// adaptive_pe
module adaptive_pe #(
    parameter integer MAX_WIDTH = 64,
    parameter integer MAX_ACC_WIDTH = 20   
)(
    input  wire                         clk,
    input  wire                         reset,
    input  wire                         ce,
    input  wire                         accumulate,
    input  wire                         test_mode,
    input  wire [2:0]                   precision_mode,
    input  wire [MAX_WIDTH-1:0]         weight_in,
    input  wire [MAX_WIDTH-1:0]         activation_in,
    input  wire [MAX_WIDTH-1:0]         mask_in,
    output reg  [MAX_ACC_WIDTH-1:0]     accumulated_sum,
    output wire                         clock_gated,
    output wire                         computation_skipped,
    output wire [2:0]                   active_precision   
);
    reg [6:0] active_bits;       
    reg [5:0] parallel_ops;      
    reg [8:0] max_value;         
    always @(*) begin
        case (precision_mode)
            3'b000: begin   
                active_bits = 7'd64;
                parallel_ops = 6'd64;
                max_value = 9'd1;
            end
            3'b001: begin   
                active_bits = 7'd64;
                parallel_ops = 6'd32;
                max_value = 9'd3;
            end
            3'b010: begin   
                active_bits = 7'd64;
                parallel_ops = 6'd16;
                max_value = 9'd15;
            end
            3'b011: begin   
  ...
Size: roughly 20 flip-flops, roughly 230 I/O pins, about 0.036 sq mm of cells after synthesis.
Settings: LEC_CHECK=0, ABC_AREA=1, CAP_MARGIN=20, CORE_ASPECT_RATIO=1.43, CORE_MARGIN=2, CORE_UTILIZATION=72, CTS_CLUSTER_DIAMETER=169, CTS_CLUSTER_SIZE=99, SLEW_MARGIN=20; clock period 4.22 ns.
run.sh (not shown) runs the stock make flow with config.mk's settings and CLKGATE_MAP_FILE=.
The starting point failed in global routing (5_1_grt) on GRT-0116.
Next try:
Settings changed: CTS_CLUSTER_DIAMETER 169 to 227, SETUP_SLACK_MARGIN set to 0.9.
Outcome: The changed run did not get past global routing (5_1_grt) on GRT-0116. Synthesized area is unchanged. Die size stays the same. Synthesized cell count does not change.
Next try:
Settings changed: ABC_AREA 1 to unset, CORE_ASPECT_RATIO 1.43 to unset, CORE_UTILIZATION 72 to 40, CTS_CLUSTER_DIAMETER 227 to unset, CTS_CLUSTER_SIZE 99 to unset, SETUP_SLACK_MARGIN 0.9 to unset.
Clock period 4.22 ns to 13.0 ns, I/O delays scaled along.
=> This time the run passed the timing, DRC and antenna checks; die area goes up by 70%; area after synthesis goes down by 4.4%; synthesized cell count goes down by 17%.
Next try:
Settings changed: ABC_AREA set to 1, CAP_MARGIN 20 to 35, CELL_PAD_IN_SITES_GLOBAL_PLACEMENT set to 3, CORE_ASPECT_RATIO set to 0.63, CORE_MARGIN 2 to 4, CORE_UTILIZATION 40 to 38, GPL_TIMING_DRIVEN set to 0, HOLD_SLACK_MARGIN set to 0.16, MAX_ROUTING_LAYER set to met5, MIN_ROUTING_LAYER set to met2, TNS_END_PERCENT set to 45.
The new run never finished: it broke off in global routing (5_1_grt).
Area after synthesis goes up by a few percent.
Die size goes up by roughly a tenth.
Synthesized cell count goes up by about a fifth.


job 7225:
The RTL this note starts from:
==> flow/design.v <==
`timescale 1ns / 1ps
module sparse_detector #(
    parameter WORD_SIZE = 64
)(
    input  wire [WORD_SIZE-1:0] data_in,
    output wire                 is_zero,     
    output wire                 is_sparse    
);
    assign is_zero = (data_in == {WORD_SIZE{1'b0}});
    function integer count_ones;
        input [WORD_SIZE-1:0] v;
        integer i, cnt;
        begin
            cnt = 0;
            for (i = 0; i < WORD_SIZE; i = i + 1)
                cnt = cnt + v[i];
            count_ones = cnt;
        end
    endfunction
    wire [6:0] ones_count = count_ones(data_in);
    assign is_sparse = (ones_count < (WORD_SIZE / 10));
endmodule
`timescale 1ns / 1ps
module adaptive_pe #(
    parameter integer MAX_WIDTH = 64,
    parameter integer MAX_ACC_WIDTH = 20   
)(
    input  wire                         clk,
    input  wire                         reset,
    input  wire                         ce,
    input  wire                         accumulate,
    input  wire                         test_mode,
    input  wire [2:0]                   precision_mode,
    input  wire [MAX_WIDTH-1:0]         weight_in,
    input  wire [MAX_WIDTH-1:0]         activation_in,
    input  wire [MAX_WIDTH-1:0]         mask_in,
    output reg  [MAX_ACC_WIDTH-1:0]     accumulated_sum,
    output wire                         clock_gated,
    output wire                         computation_skipped,
    output wire [2:0]                   active_precision   
);
    reg [6:0] active_bits;       
    reg [5:0] parallel_ops;      
    reg [8:0] max_value;         
    always @(*) begin
        case (precision_mode)
            3'b000: begin   
                active_bits = 7'd64;
                parallel_ops = 6'd64;
                max_value = 9'd1;
            end
            3'b001: begin   
                active_bits = 7'd64;
                parallel_ops = 6'd32;
                max_value = 9'd3;
            end
            3'b010: begin   
                active_bits = 7'd64;
                parallel_ops = 6'd16;
                max_value = 9'd15;
            end
            3'b011: begin   
                active_bits = 7'd64;
                parallel_ops = 6'd8;
                max_value = 9'd255;
            end
            default: begin   
                active_bits = 7'd64;
                parallel_ops = 6'd64;
                max_value = 9'd1;
            end
        endcase
    end
    assign active_precision = precision_mode;
    wire weight_is_zero, activation_is_zero;
    wire weight_is_sparse, activation_is_sparse;
    sparse_detector #(
        .WORD_SIZE(MAX_WIDTH)
    ) weight_detector (
        .data_in(weight_in),
        .is_zero(weight_is_zero),
        .is_sparse(weight_is_sparse)
    );
    sparse_detector #(
        .WORD_SIZE(MAX_WIDTH)
    ) activation_detector (
        .data_in(activation_in),
        .is_zero(activation_is_zero),
        .is_sparse(activation_is_sparse)
    );
    wire skip_compute = weight_is_zero || activation_is_zero;
    assign computation_skipped = skip_compute && ce;
    wire pe_enable = ce && !skip_compute;
    wire acc_enable = pe_enable || test_mode;
    assign clock_gated = !pe_enable;
    reg [MAX_ACC_WIDTH-1:0] compute_result;
    always @(*) begin
        case (precision_mode)
            3'b000: compute_result = compute_1bit();
            3'b001: compute_result = compute_2bit();
            3'b010: compute_result = compute_4bit();
            3'b011: compute_result = compute_8bit();
            default: compute_result = {MAX_ACC_WIDTH{1'b0}};
        endcase
    end
    function [MAX_ACC_WIDTH-1:0] compute_1bit;
        reg [MAX_WIDTH-1:0] xnor_result;
        integer i, count;
        begin
            xnor_result = ~(weight_in ^ activation_in) & mask_in;
            count = 0;
            for (i = 0; i < MAX_WIDTH; i = i + 1) begin
                count = count + xnor_result[i];
            end
            compute_1bit = count[MAX_ACC_WIDTH-1:0];
        end
    endfunction
    function [MAX_ACC_WIDTH-1:0] compute_2bit;
        integer i;
        reg [1:0] w, a;
        reg [3:0] product;
        integer sum;
        begin
            sum = 0;
            for (i = 0; i < 32; i = i + 1) begin
                w = weight_in[i*2 +: 2];
                a = activation_in[i*2 +: 2];
                product = w * a;   
                sum = sum + product;
            end
            compute_2bit = sum[MAX_ACC_WIDTH-1:0];
        end
    endfunction
    function [MAX_ACC_WIDTH-1:0] compute_4bit;
        integer i;
        reg [3:0] w, a;
        reg [7:0] product;
        integer sum;
        begin
            sum = 0;
            for (i = 0; i < 16; i = i + 1) begin
                w = weight_in[i*4 +: 4];
                a = activation_in[i*4 +: 4];
                product = w * a;   
                sum = sum + product;
            end
            compute_4bit = sum[MAX_ACC_WIDTH-1:0];
        end
    endfunction
    function [MAX_ACC_WIDTH-1:0] compute_8bit;
        integer i;
        reg [7:0] w, a;
        reg [15:0] product;
        integer sum;
        begin
            sum = 0;
            for (i = 0; i < 8; i = i + 1) begin
                w = weight_in[i*8 +: 8];
                a = activation_in[i*8 +: 8];
                product = w * a;   
                sum = sum + product;
            end
            compute_8bit = sum[MAX_ACC_WIDTH-1:0];
        end
    endfunction
    always @(posedge clk or posedge reset) begin
        if (reset) begin
            accumulated_sum <= {MAX_ACC_WIDTH{1'b0}};
        end else if (acc_enable) begin
            if (!accumulate) begin
                accumulated_sum <= {MAX_ACC_WIDTH{1'b0}};
            end else begin
                accumulated_sum <= accumulated_sum + compute_result;
            end
        end
    end
endmodule
==> flow/config.mk <==
export PLATFORM = sky130hd
export DESIGN_NAME = adaptive_pe
export DESIGN_NICKNAME = adaptive_pe
export VERILOG_FILES = /design/flow/design.v
export SDC_FILE = /design/flow/constraint.sdc
export NUM_CORES = 4
export LEC_CHECK = 0
export CAP_MARGIN = 20
export CORE_MARGIN = 2
export CORE_UTILIZATION = 72
export CTS_CLUSTER_SIZE = 62
export MAX_ROUTING_LAYER = met4
export PLACE_DENSITY = 0.67
export SLEW_MARGIN = 20
export TNS_END_PERCENT = 5
==> flow/constraint.sdc <==
create_clock -name core_clock -period 11.2 [get_ports {clk}]
set_input_delay 2.2400 -clock core_clock [delete_from_list [all_inputs] [get_ports {clk}]]
set_output_delay 2.2400 -clock core_clock [all_outputs]
set_load 0.01 [all_outputs]
Job 7225 -> stages 100% | layout checks FAIL | capacitance limit, slew limit, setup timing
Edits applied to the flow inputs when going from job 7225 to job 7746:
Settings: setting PLACE_DENSITY_LB_ADDON to 0.22 for the first time; removing MAX_ROUTING_LAYER (formerly met4); removing PLACE_DENSITY (formerly 0.67); removing TNS_END_PERCENT (formerly 5); changing CTS_CLUSTER_SIZE from 62 to 41; changing the clock period (ns, I/O delays scaled along) from 11.2 to 11.5.
Findings:
Job 7746 failed in global routing (5_1_grt) with GRT-0116. HPWL after detailed placement up 4.8% in job 7746 wrt job 7225. Changes observed in job 7746 relative to job 7225: worst setup slack before clock tree synthesis grew by 290 ps; portion of netlist area occupied by mux cells held steady; horizontal die dimension held steady.


== the reference run ==
// adaptive_pe: RTL as listed in full above, without the edits since
Settings: LEC_CHECK=0, ABC_AREA=1, CAP_MARGIN=10, CORE_MARGIN=7, CORE_UTILIZATION=22, CTS_CLUSTER_DIAMETER=241, GPL_ROUTABILITY_DRIVEN=0, GPL_TIMING_DRIVEN=0, HOLD_SLACK_MARGIN=0.04, MAX_ROUTING_LAYER=met5, PLACE_DENSITY_LB_ADDON=0.25, SLEW_MARGIN=20, TNS_END_PERCENT=90; clock period 8.44 ns.
[the reference run] flow finished | final checks: failed | reasons: negative setup slack
## Diff of input files: the trial run against the reference run
# the reference run
export LEC_CHECK = 0
export ABC_AREA = 1
export CAP_MARGIN = 10
export CORE_MARGIN = 7
export CORE_UTILIZATION = 22
export CTS_CLUSTER_DIAMETER = 241
export GPL_ROUTABILITY_DRIVEN = 0
export GPL_TIMING_DRIVEN = 0
export HOLD_SLACK_MARGIN = 0.04
export MAX_ROUTING_LAYER = met5
export PLACE_DENSITY_LB_ADDON = 0.25
export SLEW_MARGIN = 20
export TNS_END_PERCENT = 90
create_clock -name core_clock -period 8.44 [get_ports {clk}]
# the trial run
export LEC_CHECK = 0
export CAP_MARGIN = 20
export CORE_MARGIN = 2
export CORE_UTILIZATION = 66
export CTS_CLUSTER_DIAMETER = 241
export CTS_CLUSTER_SIZE = 62
export GPL_TIMING_DRIVEN = 1
export HOLD_SLACK_MARGIN = 0.28
export PLACE_DENSITY_LB_ADDON = 0.25
export SLEW_MARGIN = 20
export TNS_END_PERCENT = 45
create_clock -name core_clock -period 10.8 [get_ports {clk}]
[summary]
The trial run: post-synthesis share of cell area spent on xor and xnor gates higher than the reference run
The trial run ends up with higher total negative setup slack than the reference run does.
Comparing the trial run and the reference run, final standard cell utilization of the core is lower on the reference run.
In the reports for the trial run and the reference run, the larger number of inverters outside the clock class in the layout belongs to the reference run.
Status the trial run: flow complete, layout not clean - negative setup slack
Of the trial run and the reference run, the trial run shows the lower final period utilization, with the reference run above it.
